==> inputs of run F <==
==> flow/design.v <==
module ResonantLowPassFilter(
    input clk,
    input signed [15:0] audio_in,
    input signed [15:0] cutoff,
    input signed [15:0] resonance,
    input signed [15:0] gain,
    input reset_n,
    output reg signed [15:0] filtered_audio
);
    parameter [15:0] MAX_POS_VALUE = 16'h7FFF;
    parameter [15:0] MIN_NEG_VALUE = -16'h8000;
    reg signed [15:0] state;
    reg signed [15:0] feedback;
    reg signed [15:0] output_reg;
    reg signed [15:0] alpha;
    reg signed [15:0] beta;
    reg signed [15:0] gamma;
    wire signed [31:0] fb_prod  = $signed(state) * $signed(beta);
    wire signed [31:0] out_prod = $signed(state) * $signed(alpha);
    wire signed [16:0] fb_full  = fb_prod >>> 15;
    wire signed [16:0] out_full = out_prod >>> 15;
    wire signed [16:0] st_full  = $signed(audio_in) - $signed(feedback);
    wire signed [16:0] fa_full  = $signed(output_reg) + ($signed(gamma) >>> 1);
    function signed [15:0] sat17;
        input signed [16:0] v;
        begin
            if (v > $signed({MAX_POS_VALUE[15], MAX_POS_VALUE}))
                sat17 = $signed(MAX_POS_VALUE);
            else if (v < $signed({MIN_NEG_VALUE[15], MIN_NEG_VALUE}))
                sat17 = $signed(MIN_NEG_VALUE);
            else
                sat17 = v[15:0];
        end
    endfunction
    always @(posedge clk or negedge reset_n) begin
        if (!reset_n) begin
            state <= $signed(16'h0000);
            feedback <= $signed(16'h0000);
            output_reg <= $signed(16'h0000);
            alpha <= $signed(16'h0000);
            beta <= $signed(16'h0000);
            gamma <= $signed(16'h0000);
            filtered_audio <= $signed(16'h0000);
        end else begin
            alpha <= $signed(cutoff);
            beta <= $signed(resonance);
            gamma <= $signed(gain);
            feedback <= sat17(fb_full);
            state <= sat17(st_full);
            output_reg <= sat17(out_full);
            filtered_audio <= sat17(fa_full);  
        end
    end
endmodule
==> flow/run.sh <==
#!/bin/bash
# the make line also repeats each setting of config.mk as NAME=value (left out here)
make -C /OpenROAD-flow-scripts/flow DESIGN_CONFIG=/design/flow/config.mk WORK_HOME=/design/flow/orfs CLKGATE_MAP_FILE= finish
==> flow/config.mk <==
export PLATFORM = sky130hd
export DESIGN_NAME = ResonantLowPassFilter
export DESIGN_NICKNAME = ResonantLowPassFilter
export VERILOG_FILES = /design/flow/design.v
export SDC_FILE = /design/flow/constraint.sdc
export NUM_CORES = 4
export LEC_CHECK = 0
export CAP_MARGIN = 30
export CELL_PAD_IN_SITES_DETAIL_PLACEMENT = 1
export CELL_PAD_IN_SITES_GLOBAL_PLACEMENT = 3
export CORE_ASPECT_RATIO = 0.63
export CORE_MARGIN = 9
export CORE_UTILIZATION = 39
export CTS_CLUSTER_DIAMETER = 125
export CTS_CLUSTER_SIZE = 78
export GPL_ROUTABILITY_DRIVEN = 1
export GPL_TIMING_DRIVEN = 0
export HOLD_SLACK_MARGIN = 0.26
export MAX_ROUTING_LAYER = met4
export MIN_ROUTING_LAYER = met1
export PLACE_DENSITY_LB_ADDON = 0.2
export SLEW_MARGIN = 40
export TNS_END_PERCENT = 35
==> flow/constraint.sdc <==
create_clock -name core_clock -period 9.33 [get_ports {clk}]
set_input_delay 1.8660 -clock core_clock [delete_from_list [all_inputs] [get_ports {clk}]]
set_output_delay 1.8660 -clock core_clock [all_outputs]
set_load 0.01 [all_outputs]
==> run P (differences from run F) <==
Settings changed: CAP_MARGIN 30 to 10, CELL_PAD_IN_SITES_DETAIL_PLACEMENT 1 to unset, CELL_PAD_IN_SITES_GLOBAL_PLACEMENT 3 to unset, CORE_ASPECT_RATIO 0.63 to unset, CORE_MARGIN 9 to 2, CORE_UTILIZATION 39 to 72, CTS_CLUSTER_DIAMETER 125 to 378, CTS_CLUSTER_SIZE 78 to unset, GPL_ROUTABILITY_DRIVEN 1 to unset, GPL_TIMING_DRIVEN 0 to unset, HOLD_SLACK_MARGIN 0.26 to unset, MAX_ROUTING_LAYER met4 to unset, MIN_ROUTING_LAYER met1 to unset, PLACE_DENSITY_LB_ADDON 0.2 to unset, SLEW_MARGIN 40 to 20, TNS_END_PERCENT 35 to unset.
==> flow/constraint.sdc (replaced) <==
create_clock -name core_clock -period 5.72 [get_ports {clk}]
set_input_delay 1.1440 -clock core_clock [delete_from_list [all_inputs] [get_ports {clk}]]
set_output_delay 1.1440 -clock core_clock [all_outputs]
set_load 0.01 [all_outputs]
==> run Y (differences from run F) <==
Settings changed: CAP_MARGIN 30 to 20, CELL_PAD_IN_SITES_DETAIL_PLACEMENT 1 to unset, CELL_PAD_IN_SITES_GLOBAL_PLACEMENT 3 to unset, CORE_ASPECT_RATIO 0.63 to unset, CORE_MARGIN 9 to 2, CORE_UTILIZATION 39 to 64, CTS_CLUSTER_DIAMETER 125 to unset, CTS_CLUSTER_SIZE 78 to unset, GPL_ROUTABILITY_DRIVEN 1 to unset, GPL_TIMING_DRIVEN 0 to unset, HOLD_SLACK_MARGIN 0.26 to unset, MAX_ROUTING_LAYER met4 to unset, MIN_ROUTING_LAYER met1 to unset, PLACE_DENSITY_LB_ADDON 0.2 to unset, SLEW_MARGIN 40 to 20, TNS_END_PERCENT 35 to unset.
==> flow/constraint.sdc (replaced) <==
create_clock -name core_clock -period 6.75 [get_ports {clk}]
set_input_delay 1.3500 -clock core_clock [delete_from_list [all_inputs] [get_ports {clk}]]
set_output_delay 1.3500 -clock core_clock [all_outputs]
set_load 0.01 [all_outputs]
==> comparison table <==
| quantity | run F | run P | run Y |
|---|---|---|---|
| Run status | timing/DRC/antenna clean | failed layout checks | timing/DRC/antenna clean |
| Violated checks | - | setup timing | - |
| Total die size | 69800 um2 | 34200 um2 | 38400 um2 |
| Combined area of the multi-input logic cells | 18200 um2 | 18800 um2 | 18200 um2 |
| Maximum number of pins on one net before global-route repair | 60 | 71 | 63 |
| Count of routing violations after the opening detailed-route iteration | 871 | 1182 | 839 |
| Die width | 328 um | 185 um | 196 um |
| Post-Place Worst Slack | 1190 ps | -925 ps | -12.8 ps |
| Placement row count | 71 | 66 | 70 |
| Global-route wire length before repair | 109 mm | 91.6 mm | 90.8 mm |
| Average via count per standard cell | 4.92 | 5.59 | 5.45 |
| M3 GR Usage | 4.78% | 4.70% | 4.09% |
| Worst skew pair latency | 410 ps | 380 ps | 410 ps |
| Non-clk bufs | 169 | 345 | 173 |
| Multi-input gate share of the layout cell area | 70.6% | 67.5% | 70.4% |
